== job 9661 ==
Design ALU_ft, start of the top module:
module ALU_ft (
    input              clk,
    input              rst,
    input      [31:0]  A,
    input      [31:0]  B,
    input      [2:0]   ALUControl,
    output reg [31:0]  Result,
    output reg         Zero,
    output reg         Carry,
    output reg         OverFlow,
    output reg         Negative,
    output reg         fault_detected_out
);
Size in the first run: about 2,000 cells after synthesis, ~0.013 mm^2 of cells after synthesis.
make LEC_CHECK=0 ABC_AREA=1 CAP_MARGIN=30 CELL_PAD_IN_SITES_DETAIL_PLACEMENT=1 CELL_PAD_IN_SITES_GLOBAL_PLACEMENT=2 CORE_MARGIN=4 CORE_UTILIZATION=48 CTS_CLUSTER_DIAMETER=126 CTS_CLUSTER_SIZE=36 GPL_ROUTABILITY_DRIVEN=1 GPL_TIMING_DRIVEN=0 HOLD_SLACK_MARGIN=0.18 MAX_ROUTING_LAYER=met4 MIN_ROUTING_LAYER=met2 PLACE_DENSITY_LB_ADDON=0.15 SLEW_MARGIN=30 TNS_END_PERCENT=60 finish   # period 5.18 ns
run.sh (not shown) runs the stock make flow with config.mk's settings and CLKGATE_MAP_FILE=.
Job 9661 did not finish: a tool error stopped it during global placement without I/O (3_1_place_gp_skip_io).
The following lists how job 1029 was set up differently from job 9661:
# job 9661
export LEC_CHECK = 0
export ABC_AREA = 1
export CAP_MARGIN = 30
export CELL_PAD_IN_SITES_DETAIL_PLACEMENT = 1
export CELL_PAD_IN_SITES_GLOBAL_PLACEMENT = 2
export CORE_MARGIN = 4
export CORE_UTILIZATION = 48
export CTS_CLUSTER_DIAMETER = 126
export CTS_CLUSTER_SIZE = 36
export GPL_ROUTABILITY_DRIVEN = 1
export GPL_TIMING_DRIVEN = 0
export HOLD_SLACK_MARGIN = 0.18
export MAX_ROUTING_LAYER = met4
export MIN_ROUTING_LAYER = met2
export PLACE_DENSITY_LB_ADDON = 0.15
export SLEW_MARGIN = 30
export TNS_END_PERCENT = 60
create_clock -name core_clock -period 5.18 [get_ports {clk}]
# job 1029
export LEC_CHECK = 0
export CAP_MARGIN = 30
export CORE_MARGIN = 2
export CORE_UTILIZATION = 40
export SLEW_MARGIN = 30
create_clock -name core_clock -period 5.66 [get_ports {clk}]
Results
Job 1029 did not stop at any stage, and its layout met the timing, design-rule and antenna checks.
Compared with job 9661, job 1029 shows synthesized cell count that has gone down by more than 10%.
Delta (job 1029 minus job 9661): number of nets produced by synthesis moved down; overall chip area moved up; die outline width moved up.
--- input diff job 1029..job 4816 ---
# job 1029
export LEC_CHECK = 0
export CAP_MARGIN = 30
export CORE_MARGIN = 2
export CORE_UTILIZATION = 40
export SLEW_MARGIN = 30
create_clock -name core_clock -period 5.66 [get_ports {clk}]
# job 4816
export LEC_CHECK = 0
export CAP_MARGIN = 20
export CORE_MARGIN = 2
export CORE_UTILIZATION = 66
export SLEW_MARGIN = 20
create_clock -name core_clock -period 4.87 [get_ports {clk}]
### Flow results
Job 4816 vs. job 1029: share of the core filled with cells went up 38 points, total routed wire length on the met1 layer went down 4400 um, via count went up 2,704.
Minimum setup slack in the final design: job 4816 vs job 1029 down 0.45 ns
Although it ran to completion, job 4816 produced a layout that fails the final checks because of negative setup slack.
Job 4816 vs job 1029, library cell contributing the largest single delay on the critical path: sky130_fd_sc_hd__clkdlybuf4s50_1 vs sky130_fd_sc_hd__or4b_1
Job 4816 vs. job 1029: global-route wire length before repair shows an increase of 9.0%, proportion of total power due to net switching shows an increase of 1.4 points, power per cell area shows an increase of 22%, worst-case setup slack after placement shows a reduction of 0.73 ns.
Internal power (job 4816 over job 1029): increase, about 28%
Comparing job 4816 and job 1029, the higher growth of design area from synthesis to finish is on job 4816.
Changes in job 4707 relative to job 4816:
# job 4816
export LEC_CHECK = 0
export CAP_MARGIN = 20
export CORE_MARGIN = 2
export CORE_UTILIZATION = 66
export SLEW_MARGIN = 20
create_clock -name core_clock -period 4.87 [get_ports {clk}]
# job 4707
export LEC_CHECK = 0
export CAP_MARGIN = 20
export CORE_MARGIN = 2
export CORE_UTILIZATION = 40
export CTS_CLUSTER_SIZE = 35
export GPL_TIMING_DRIVEN = 0
export MAX_ROUTING_LAYER = met4
export SLEW_MARGIN = 40
create_clock -name core_clock -period 4.71 [get_ports {clk}]
[summary]
Final checks on job 4707, whose flow otherwise completed, came back failing, citing negative setup slack. Going from job 4816 to job 4707, number of buffer and inverter stages on the critical path picked up an extra 1, number of fillers in the final layout picked up an extra about 200%. Delta (job 4707 minus job 4816): clock-cell share of area did not really move; count of cells resized by post-cts repair went up; final total power went down. Placed cell count, job 4816 and job 4707: higher on job 4707. Going from job 4816 to job 4707, non-clock buffer count dropped 128; met1 demand-to-capacity share in global routing dropped 17 points; clock-pin slew on the worst setup and hold paths barely changed. Routed wire in job 4707 totals more than in job 4816.
Edits applied to the flow inputs when going from job 4707 to job 5152:
# job 4707
export LEC_CHECK = 0
export CAP_MARGIN = 20
export CORE_MARGIN = 2
export CORE_UTILIZATION = 40
export CTS_CLUSTER_SIZE = 35
export GPL_TIMING_DRIVEN = 0
export MAX_ROUTING_LAYER = met4
export SLEW_MARGIN = 40
create_clock -name core_clock -period 4.71 [get_ports {clk}]
# job 5152
export LEC_CHECK = 0
export CAP_MARGIN = 20
export CORE_MARGIN = 2
export CORE_UTILIZATION = 66
export CTS_CLUSTER_DIAMETER = 213
export SLEW_MARGIN = 20
export TNS_END_PERCENT = 5
create_clock -name core_clock -period 4.87 [get_ports {clk}]
Notes after the runs:
Final checks on job 5152, whose flow otherwise completed, came back failing, citing negative setup slack. Job 5152 gives less post-route clock period utilization than job 4707 did. Area of the chip: job 4707 and job 5152 compared, lower one is job 5152. Job 5152 ended with more portion of total power attributed to the clock network than job 4707.
Inputs modified between job 5152 and job 5436:
# job 5152
export LEC_CHECK = 0
export CAP_MARGIN = 20
export CORE_MARGIN = 2
export CORE_UTILIZATION = 66
export CTS_CLUSTER_DIAMETER = 213
export SLEW_MARGIN = 20
export TNS_END_PERCENT = 5
create_clock -name core_clock -period 4.87 [get_ports {clk}]
# job 5436
export LEC_CHECK = 0
export CAP_MARGIN = 30
export CORE_MARGIN = 2
export CORE_UTILIZATION = 40
export SLEW_MARGIN = 30
create_clock -name core_clock -period 6.0 [get_ports {clk}]
### Flow results
Job 5436 finished every stage and its layout cleared the timing, design-rule and antenna checks.
Summary of job 5436 over job 5152: tap cell count moved up, wire length of the first global-routing pass decreased 5300 um.
Measured against each other, job 5152 and job 5436 differ in post-detailed-routing wire length, the higher figure coming from job 5152.


Setup of job 103:
ALU_ft again, from the RTL that the note above started with.
Design ALU_ft, start of the top module:
module ALU_ft (
    input              clk,
    input              rst,
    input      [31:0]  A,
    input      [31:0]  B,
    input      [2:0]   ALUControl,
    output reg [31:0]  Result,
    output reg         Zero,
    output reg         Carry,
    output reg         OverFlow,
    output reg         Negative,
    output reg         fault_detected_out
);
    wire [31:0] alu_res;
    wire alu_z, alu_c, alu_v, alu_n;
    ALU u_alu (
        .A(A),
        .B(B),
        .ALUControl(ALUControl),
        .Result(alu_res),
        .Zero(alu_z),
        .Carry(alu_c),
        .OverFlow(alu_v),
        .Negative(alu_n)
    );
    reg [31:0] res_t1;
    reg [31:0] res_t2;
    localparam STAGE1 = 2'b00;
    localparam STAGE2 = 2'b01;
    localparam STAGE3 = 2'b10;
    reg [1:0] state;
    always @(posedge clk or negedge rst) begin
        if (!rst) begin
            state              <= STAGE1;
  ...
clock: 3.31 ns
lec_check: 0
abc_area: 1
cap_margin: 30
core_margin: 2
core_utilization: 60
cts_cluster_diameter: 298
cts_cluster_size: 100
place_density: 0.37
slew_margin: 30
tns_end_percent: 10
Completing all stages was not enough for job 103: its layout failed the final checks because of negative setup slack.
Inputs modified between job 103 and job 101:
Settings: CORE_UTILIZATION changed from 60 to 72; HOLD_SLACK_MARGIN newly set to 0.28; CAP_MARGIN changed from 30 to 0.
Results
Job 101 did not finish; the tool stopped in global routing with error GRT-0116.
Looking at die height across job 101 and job 103, the one that comes out higher is job 103.
The placed wire-length estimate of job 101 was inferior to that of job 103.
Chip footprint, job 101 vs job 103: down by more than 10%
Comparing number of placed cells counting well taps for job 101 and job 103, the smaller number came from job 101.


Starting RTL as in the previous note.
==> flow/config.mk <==
export PLATFORM = sky130hd
export DESIGN_NAME = ALU_ft
export DESIGN_NICKNAME = ALU_ft
export VERILOG_FILES = /design/flow/design.v
export SDC_FILE = /design/flow/constraint.sdc
export NUM_CORES = 4
export LEC_CHECK = 0
export ABC_AREA = 1
export CAP_MARGIN = 30
export CELL_PAD_IN_SITES_GLOBAL_PLACEMENT = 0
export CORE_MARGIN = 2
export CORE_UTILIZATION = 72
export CTS_CLUSTER_SIZE = 75
export MAX_ROUTING_LAYER = met4
export PLACE_DENSITY_LB_ADDON = 0.24
export SLEW_MARGIN = 30
==> flow/constraint.sdc <==
create_clock -name core_clock -period 3.08 [get_ports {clk}]
set_input_delay 0.6160 -clock core_clock [delete_from_list [all_inputs] [get_ports {clk}]]
set_output_delay 0.6160 -clock core_clock [all_outputs]
set_load 0.01 [all_outputs]
The starting point stopped in 4_1_cts.
==> next run, changes <==
CELL_PAD_IN_SITES_GLOBAL_PLACEMENT = default   (was 0)
CTS_CLUSTER_DIAMETER = 188   (was default)
CTS_CLUSTER_SIZE = 95   (was 75)
MAX_ROUTING_LAYER = default   (was met4)
PLACE_DENSITY = 0.82   (was default)
PLACE_DENSITY_LB_ADDON = default   (was 0.24)
TNS_END_PERCENT = 5   (was default)
clock period = 3.86 ns   (was 3.08 ns; I/O delays follow)
After rerunning: Now the flow finished with negative setup slack left. Synthesized cell count is unchanged. Area after synthesis does not change. Die area stays the same.


The RTL this note starts from:
==> flow/design.v <==
module ALU(
    input [31:0] A, B,
    input [2:0] ALUControl,
    output Carry, OverFlow, Zero, Negative,
    output [31:0] Result
);
    wire [31:0] B_inv;
    wire [32:0] Sum_result;
    wire is_sub;
    assign is_sub = (ALUControl == 3'b001);
    assign B_inv = is_sub ? ~B : B;
    assign Sum_result = A + B_inv + is_sub;
    reg [31:0] Result_reg;
    reg Cout_reg, OverFlow_reg;
    always @(*) begin
        Result_reg = 32'h0;
        Cout_reg = 1'b0;
        OverFlow_reg = 1'b0;
        case (ALUControl)
            3'b000: begin  
                Result_reg = Sum_result[31:0];
                Cout_reg = Sum_result[32];
                OverFlow_reg = (A[31] == B[31]) && (Result_reg[31] != A[31]);
            end
            3'b001: begin  
                Result_reg = Sum_result[31:0];
                Cout_reg = Sum_result[32];
                OverFlow_reg = (A[31] != B[31]) && (Result_reg[31] != A[31]);
            end
            3'b010: Result_reg = A & B;    
            3'b011: Result_reg = A | B;    
            3'b100: Result_reg = A ^ B;    
            3'b101: Result_reg = ($signed(A) < $signed(B)) ? 32'b1 : 32'b0;  
            3'b110: Result_reg = A << B[4:0];  
            3'b111: Result_reg = A >> B[4:0];  
            default: Result_reg = 32'h0;
        endcase
    end
    assign Result   = Result_reg;
    assign Zero     = (Result_reg == 32'b0);
    assign Negative = Result_reg[31];
    assign Carry    = Cout_reg;
    assign OverFlow = OverFlow_reg;
endmodule
`timescale 1ns / 1ps
module ALU_ft (
    input              clk,
    input              rst,
    input      [31:0]  A,
    input      [31:0]  B,
    input      [2:0]   ALUControl,
    output reg [31:0]  Result,
    output reg         Zero,
    output reg         Carry,
    output reg         OverFlow,
    output reg         Negative,
    output reg         fault_detected_out
);
    wire [31:0] alu_res;
    wire alu_z, alu_c, alu_v, alu_n;
    ALU u_alu (
        .A(A),
        .B(B),
        .ALUControl(ALUControl),
        .Result(alu_res),
        .Zero(alu_z),
        .Carry(alu_c),
        .OverFlow(alu_v),
        .Negative(alu_n)
    );
    reg [31:0] res_t1;
    reg [31:0] res_t2;
    localparam STAGE1 = 2'b00;
    localparam STAGE2 = 2'b01;
    localparam STAGE3 = 2'b10;
    reg [1:0] state;
    always @(posedge clk or negedge rst) begin
        if (!rst) begin
            state              <= STAGE1;
            fault_detected_out <= 1'b0;
            res_t1             <= 32'b0;
            res_t2             <= 32'b0;
            Result             <= 32'b0;
            Zero               <= 1'b0;
            Carry              <= 1'b0;
            OverFlow           <= 1'b0;
            Negative           <= 1'b0;
        end
        else begin
            case (state)
                STAGE1: begin
                    res_t1 <= alu_res;           
                    fault_detected_out <= 1'b0;
                    state <= STAGE2;
                end
                STAGE2: begin
                    res_t2 <= alu_res;           
                    if (res_t2 == res_t1) begin
                        Result   <= alu_res;
                        Zero     <= alu_z;
                        Carry    <= alu_c;
                        OverFlow <= alu_v;
                        Negative <= alu_n;
                        state    <= STAGE1;
                    end
                    else begin
                        fault_detected_out <= 1'b1;
                        state <= STAGE3;
                    end
                end
                STAGE3: begin
                    Result   <= alu_res;
                    Zero     <= alu_z;
                    Carry    <= alu_c;
                    OverFlow <= alu_v;
                    Negative <= alu_n;
                    state <= STAGE1;
                end
            endcase
        end
    end
endmodule
Settings: LEC_CHECK=0, ABC_AREA=1, CAP_MARGIN=20, CORE_MARGIN=5, CORE_UTILIZATION=40, CTS_CLUSTER_SIZE=35, GPL_ROUTABILITY_DRIVEN=0, GPL_TIMING_DRIVEN=0, MAX_ROUTING_LAYER=met5, MIN_ROUTING_LAYER=met1, PLACE_DENSITY_LB_ADDON=0.1, SLEW_MARGIN=40; clock period 4.71 ns.
The starting point finished clean.
Next try:
==> flow/config.mk (replaced) <==
export PLATFORM = sky130hd
export DESIGN_NAME = ALU_ft
export DESIGN_NICKNAME = ALU_ft
export VERILOG_FILES = /design/flow/design.v
export SDC_FILE = /design/flow/constraint.sdc
export NUM_CORES = 4
export LEC_CHECK = 0
export CAP_MARGIN = 30
export CORE_MARGIN = 2
export CORE_UTILIZATION = 65
export CTS_CLUSTER_SIZE = 37
export SETUP_SLACK_MARGIN = -0.34
export SLEW_MARGIN = 30
==> flow/constraint.sdc (replaced) <==
create_clock -name core_clock -period 4.45 [get_ports {clk}]
set_input_delay 0.8900 -clock core_clock [delete_from_list [all_inputs] [get_ports {clk}]]
set_output_delay 0.8900 -clock core_clock [all_outputs]
set_load 0.01 [all_outputs]
=> The changed run finished but fails on setup timing. Register-to-register slack degrades by 0.97 ns. Global-route usage goes up by 24 points. Clock-buffer cell count goes up by 2. Non-clock buffer count goes up by 253. Cell count goes down by 15%. Wire length goes up by 9.8%. Cell area goes up by 18%.
Next try:
--- a/flow/config.mk
+++ b/flow/config.mk
@@ -10,3 +10,4 @@
-export CORE_UTILIZATION = 65
-export CTS_CLUSTER_SIZE = 37
-export SETUP_SLACK_MARGIN = -0.34
+export CORE_UTILIZATION = 40
+export CTS_CLUSTER_DIAMETER = 332
+export CTS_CLUSTER_SIZE = 84
+export PLACE_DENSITY = 0.41
==> flow/constraint.sdc (replaced) <==
create_clock -name core_clock -period 6.0 [get_ports {clk}]
set_input_delay 1.2000 -clock core_clock [delete_from_list [all_inputs] [get_ports {clk}]]
set_output_delay 1.2000 -clock core_clock [all_outputs]
set_load 0.01 [all_outputs]
With this change the flow completed with no timing, DRC or antenna violations.
Worst hold slack gets worse by 0.042 ns.
Setup slack gets better by 0.94 ns.
Die size climbs by about 60%.
Flip-flop count does not change.
Clock power drops by 27%.
Final area drops by about 10%.
Count of clock-buffer cells in the layout is unchanged.
Power drops by 34%.
Next try:
--- a/flow/config.mk
+++ b/flow/config.mk
@@ -10,4 +10 @@
-export CORE_UTILIZATION = 40
-export CTS_CLUSTER_DIAMETER = 332
-export CTS_CLUSTER_SIZE = 84
-export PLACE_DENSITY = 0.41
+export CORE_UTILIZATION = 25
==> flow/constraint.sdc (replaced) <==
create_clock -name core_clock -period 5.66 [get_ports {clk}]
set_input_delay 1.1320 -clock core_clock [delete_from_list [all_inputs] [get_ports {clk}]]
set_output_delay 1.1320 -clock core_clock [all_outputs]
set_load 0.01 [all_outputs]
After rerunning:
- via count is higher by 1.8%
- setup slack loses 0.16 ns
- worst hold slack improves by 0.014 ns
- routed wire length climbs by 2.6%
- flip-flop count stays the same
- combinational power is higher by about 10%
- sequential share of layout area shrinks by 0.63 points
Power figures rest on the tool's default switching activity, not on a simulated workload.
